Setup of job 8410:
==> flow/design.v (excerpt) <==
module sdram_controller (
    wr_addr,
    wr_data,
    wr_enable,
    rd_addr,
    rd_data,
    rd_ready,
    rd_enable,
    busy, rst_n, clk,
    addr, bank_addr, data_in, data_out, data_oe, clock_enable, cs_n, ras_n, cas_n, we_n,
    data_mask_low, data_mask_high
);
For scale: roughly 490 cells after synthesis, ~92 flip-flops, about 140 I/O pins, ~4200 um2 of cells after synthesis.
Settings: LEC_CHECK=0, CAP_MARGIN=20, CELL_PAD_IN_SITES_DETAIL_PLACEMENT=1, CORE_ASPECT_RATIO=1.56, CORE_MARGIN=9, CORE_UTILIZATION=40, CTS_CLUSTER_DIAMETER=155, GPL_ROUTABILITY_DRIVEN=0, GPL_TIMING_DRIVEN=0, HOLD_SLACK_MARGIN=-0.04, MIN_ROUTING_LAYER=met2, SLEW_MARGIN=35; clock period 5.6 ns.
run.sh (not shown) runs the stock make flow with config.mk's settings and CLKGATE_MAP_FILE=.
In summary, job 8410 completed successfully, with a layout that passed the timing, design-rule and antenna checks.
Setup changes, job 8410 to job 956
# job 8410
export LEC_CHECK = 0
export CAP_MARGIN = 20
export CELL_PAD_IN_SITES_DETAIL_PLACEMENT = 1
export CORE_ASPECT_RATIO = 1.56
export CORE_MARGIN = 9
export CORE_UTILIZATION = 40
export CTS_CLUSTER_DIAMETER = 155
export GPL_ROUTABILITY_DRIVEN = 0
export GPL_TIMING_DRIVEN = 0
export HOLD_SLACK_MARGIN = -0.04
export MIN_ROUTING_LAYER = met2
export SLEW_MARGIN = 35
create_clock -name core_clock -period 5.6 [get_ports {clk}]
# job 956
export LEC_CHECK = 0
export CAP_MARGIN = 20
export CORE_MARGIN = 2
export CORE_UTILIZATION = 40
export PLACE_DENSITY = 0.6
export SETUP_SLACK_MARGIN = 0.25
export SLEW_MARGIN = 20
create_clock -name core_clock -period 4.09 [get_ports {clk}]
Findings:
- Full die area ends up higher on job 8410.
- Job 956 vs. job 8410: transition at the pin with the smallest max-transition slack went down by 64 ps.
- Compared with job 8410, job 956 ends up with less cell area.
- Job 956: portion of total power attributed to sequential cells is 5.3 points higher than what job 8410 reported.
- Of job 956 and job 8410, the higher count of clock-buffer cells in the layout belongs to job 956.
- rst_n as the critical path startpoint was reported by job 8410, and state[4] by job 956.
- Between job 956 and job 8410, the switching power summed over all nets is lower for job 8410.
- Re number of filler cells placed in the layout: job 956 and job 8410 aren't equal, and the lower value belongs to job 956.
- | first-pass GRT wire length | higher: job 8410 |
[inputs] job 2097 vs job 956
# job 956
export LEC_CHECK = 0
export CAP_MARGIN = 20
export CORE_MARGIN = 2
export CORE_UTILIZATION = 40
export PLACE_DENSITY = 0.6
export SETUP_SLACK_MARGIN = 0.25
export SLEW_MARGIN = 20
create_clock -name core_clock -period 4.09 [get_ports {clk}]
# job 2097
export LEC_CHECK = 0
export CAP_MARGIN = 20
export CORE_MARGIN = 2
export CORE_UTILIZATION = 40
export GPL_ROUTABILITY_DRIVEN = 0
export MAX_ROUTING_LAYER = met4
export PLACE_DENSITY = 0.56
export SLEW_MARGIN = 20
create_clock -name core_clock -period 7.5 [get_ports {clk}]
Findings:
Going from job 956 to job 2097, part of the power in combinational logic roughly the same; wire length per cell after detailed routing +0.048 um; wire length stayed essentially flat. Looking at job 956 and job 2097, the net total in the final layout is a wash. From job 956 to job 2097 the numbers moved as follows: sequential power went down; power decreased by 46% relative to the old numbers. On core utilization: job 2097 sits below job 956.

========
## v33
sdram_controller again, from the RTL that the note above started with.
clock: 5.4 ns
lec_check: 0
cap_margin: 20
cell_pad_in_sites_detail_placement: 0
core_margin: 2
core_utilization: 40
cts_cluster_diameter: 80
cts_cluster_size: 61
gpl_routability_driven: 1
hold_slack_margin: 0.07
max_routing_layer: met5
min_routing_layer: met2
place_density: 0.56
setup_slack_margin: 1.02
slew_margin: 20
For v23, these inputs were changed with respect to v33:
- HOLD_SLACK_MARGIN: 0.07 -> unset
- MIN_ROUTING_LAYER: met2 -> unset
- CELL_PAD_IN_SITES_DETAIL_PLACEMENT: 0 -> unset
- CTS_CLUSTER_DIAMETER: 80 -> unset
- GPL_ROUTABILITY_DRIVEN: 1 -> unset
- CTS_CLUSTER_SIZE: 61 -> unset
- PLACE_DENSITY: 0.56 -> 0.6
- SETUP_SLACK_MARGIN: 1.02 -> unset
- MAX_ROUTING_LAYER: met5 -> unset
- CORE_ASPECT_RATIO: unset -> 1.99
- CORE_UTILIZATION: 40 -> 67
- the clock period (ns, I/O delays scaled along): 5.4 -> 7.5
==> comparison <==
- Per the comparison of v23 with v33, global-route met1 utilization increased by 50 points relative to the old numbers, area of the chip decreased about 40%, cell count now sits lower, final worst-path cycle share saw a decrease.
- Compare v33 and v23 | worst setup slack lower: v33
- Number of DRC markers after the initial detailed-route iteration on v23 is up relative to v33.
- The core of v23 is more densely filled than that of v33.
#### Input delta (v5 over v23)
- setting CTS_CLUSTER_DIAMETER to 178 for the first time
- setting CTS_CLUSTER_SIZE to 99 for the first time
- removing CORE_ASPECT_RATIO (formerly 1.99)
- setting ABC_AREA to 1 for the first time
- changing CORE_UTILIZATION from 67 to 72
- changing the clock period (ns, I/O delays scaled along) from 7.5 to 3.03
Findings:
v5 did not make it past global placement (3_3_place_gp), where a tool error ended it.
Going from v23 to v5, net count after synthesis grows by 97.
Taking v23 over v5, the unique cell type count in the Yosys netlist ratio works out to 1.7.
v5 vs v23 — initial core utilization rose 5.5 points.
v5: post-synthesis simple-gate area fraction is 10 points higher than what v23 reported.
Compared with v23, in v5 number of cell instances after yosys synthesis up about 20%, number of placement rows down about 33%.
Synthesized area was lower in the run labelled v5.
v23 → v5: area enclosed by the die boundary went down 8.2%, gate count after technology mapping went up 20%.

========
== job 5905 ==
Starting RTL as in the previous note.
Settings: LEC_CHECK=0, CAP_MARGIN=20, CELL_PAD_IN_SITES_DETAIL_PLACEMENT=0, CORE_ASPECT_RATIO=1.65, CORE_MARGIN=3, CORE_UTILIZATION=65, CTS_CLUSTER_SIZE=19, GPL_TIMING_DRIVEN=0, HOLD_SLACK_MARGIN=0.05, MAX_ROUTING_LAYER=met5, MIN_ROUTING_LAYER=met1, PLACE_DENSITY_LB_ADDON=0.13, SETUP_SLACK_MARGIN=-0.26, SLEW_MARGIN=10, TNS_END_PERCENT=60; clock period 4.09 ns.
Job 5905: it failed during 3_3_place_gp, and the tool reported FLW-0024.
Edits applied to the flow inputs when going from job 5905 to job 1312:
- a deleted CTS_CLUSTER_SIZE that had been 19
- a deleted MAX_ROUTING_LAYER that had been met5
- a deleted SETUP_SLACK_MARGIN that had been -0.26
- a deleted HOLD_SLACK_MARGIN that had been 0.05
- a change of CORE_UTILIZATION from 65 to 40
- an added PLACE_DENSITY of 0.6
- a change of SLEW_MARGIN from 10 to 20
- a change of CORE_MARGIN from 3 to 2
- a deleted TNS_END_PERCENT that had been 60
- a deleted PLACE_DENSITY_LB_ADDON that had been 0.13
- a deleted CORE_ASPECT_RATIO that had been 1.65
- a deleted CELL_PAD_IN_SITES_DETAIL_PLACEMENT that had been 0
- a deleted GPL_TIMING_DRIVEN that had been 0
- a deleted MIN_ROUTING_LAYER that had been met1
Results
In summary, job 1312 completed successfully, with a layout that passed the timing, design-rule and antenna checks.
Count of flip-flops with a built-in enable after synthesis: job 1312 vs job 5905, no meaningful difference
Re share of flip-flops with an asynchronous set or reset: no difference whatsoever between job 5905 and job 1312.
Against job 5905, horizontal extent of the die in job 1312 rose by more than half.
Comparing job 1312 and job 5905, placeable core region is lower on job 5905.
Starting utilization of the core area in job 1312 is 26 points lower than in job 5905
From job 5905 to job 1312 the numbers moved as follows: chip area estimate from yosys synthesis has remained practically unchanged, complex-gate fraction of the synthesized area has remained practically unchanged.
From job 5905 to job 1312 the numbers moved as follows: area of the die +about 50%; height of the die -2.8 um.
Input-level comparison between job 1681 and job 1312:
- CORE_ASPECT_RATIO newly set to 0.51
- CORE_UTILIZATION changed from 40 to 61
- SETUP_SLACK_MARGIN newly set to 2.22
- the clock period (ns, I/O delays scaled along) changed from 4.09 to 7.5
==> results <==
The routed wire length in job 1681 sits about 18% above the value recorded for job 1312.
Count of antenna diodes in the layout sits higher in job 1681 than in job 1312.
Layout overhead on the synthesized area in job 1681 is 1.2 points above job 1312.
A biggest power consumer among the groups of the clock network is what job 1681 shows, while registers belongs to job 1312.
Start-to-end type of the worst setup path: input pin to register -> job 1681, register to output port -> job 1312
Input changes introduced in job 9612 (baseline for comparison: job 1681):
- setting ABC_AREA to 1 for the first time
- removing SETUP_SLACK_MARGIN (formerly 2.22)
- changing CORE_UTILIZATION from 61 to 57
- removing CORE_ASPECT_RATIO (formerly 0.51)
- setting CTS_CLUSTER_DIAMETER to 371 for the first time
- setting CTS_CLUSTER_SIZE to 99 for the first time
- changing the clock period (ns, I/O delays scaled along) from 7.5 to 2.32
Findings:
Taking job 1681 as the reference point, the overall die area of job 9612 rises by about 5%.
[compare] base=job 1681 new=job 9612: number of antenna diodes now smaller; final area comparable; setup slack now smaller; number of cells in the finished layout apart from fillers now larger.
Of the two values seen for largest power group, the clock network was produced by job 1681 and registers by job 9612.

========
sdram_controller again, from the RTL that the note above started with.
Settings: LEC_CHECK=0, CAP_MARGIN=20, CORE_MARGIN=2, CORE_UTILIZATION=58, CTS_CLUSTER_DIAMETER=105, CTS_CLUSTER_SIZE=29, HOLD_SLACK_MARGIN=0.29, PLACE_DENSITY=0.84, SLEW_MARGIN=30; clock period 2.34 ns.
The starting point reached the layout checks and failed them: negative setup slack.
Next try:
--- a/flow/config.mk
+++ b/flow/config.mk
@@ -9,7 +9,6 @@
 export CORE_MARGIN = 2
-export CORE_UTILIZATION = 58
-export CTS_CLUSTER_DIAMETER = 105
-export CTS_CLUSTER_SIZE = 29
-export HOLD_SLACK_MARGIN = 0.29
-export PLACE_DENSITY = 0.84
-export SLEW_MARGIN = 30
+export CORE_UTILIZATION = 72
+export CTS_CLUSTER_DIAMETER = 115
+export CTS_CLUSTER_SIZE = 46
+export PLACE_DENSITY = 0.6
+export SLEW_MARGIN = 20
==> flow/constraint.sdc (replaced) <==
create_clock -name core_clock -period 3.59 [get_ports {clk}]
set_input_delay 0.7180 -clock core_clock [delete_from_list [all_inputs] [get_ports {clk}]]
set_output_delay 0.7180 -clock core_clock [all_outputs]
set_load 0.01 [all_outputs]
After rerunning: Now the flow died in global placement (3_3_place_gp) (GPL-0301); die size fell by about a fifth; area after synthesis is unchanged; synthesized cell count stays the same.
Next try:
--- a/flow/config.mk
+++ b/flow/config.mk
@@ -9,5 +9,3 @@
 export CORE_MARGIN = 2
-export CORE_UTILIZATION = 72
-export CTS_CLUSTER_DIAMETER = 115
-export CTS_CLUSTER_SIZE = 46
+export CORE_UTILIZATION = 42
 export PLACE_DENSITY = 0.6
==> flow/constraint.sdc (replaced) <==
create_clock -name core_clock -period 4.09 [get_ports {clk}]
set_input_delay 0.8180 -clock core_clock [delete_from_list [all_inputs] [get_ports {clk}]]
set_output_delay 0.8180 -clock core_clock [all_outputs]
set_load 0.01 [all_outputs]
This time the run went through all stages and came out clean.
Die area grows by 67%.
Synthesized area does not change.
Synthesized cell count is unchanged.
Power figures rest on the tool's default switching activity, not on a simulated workload.
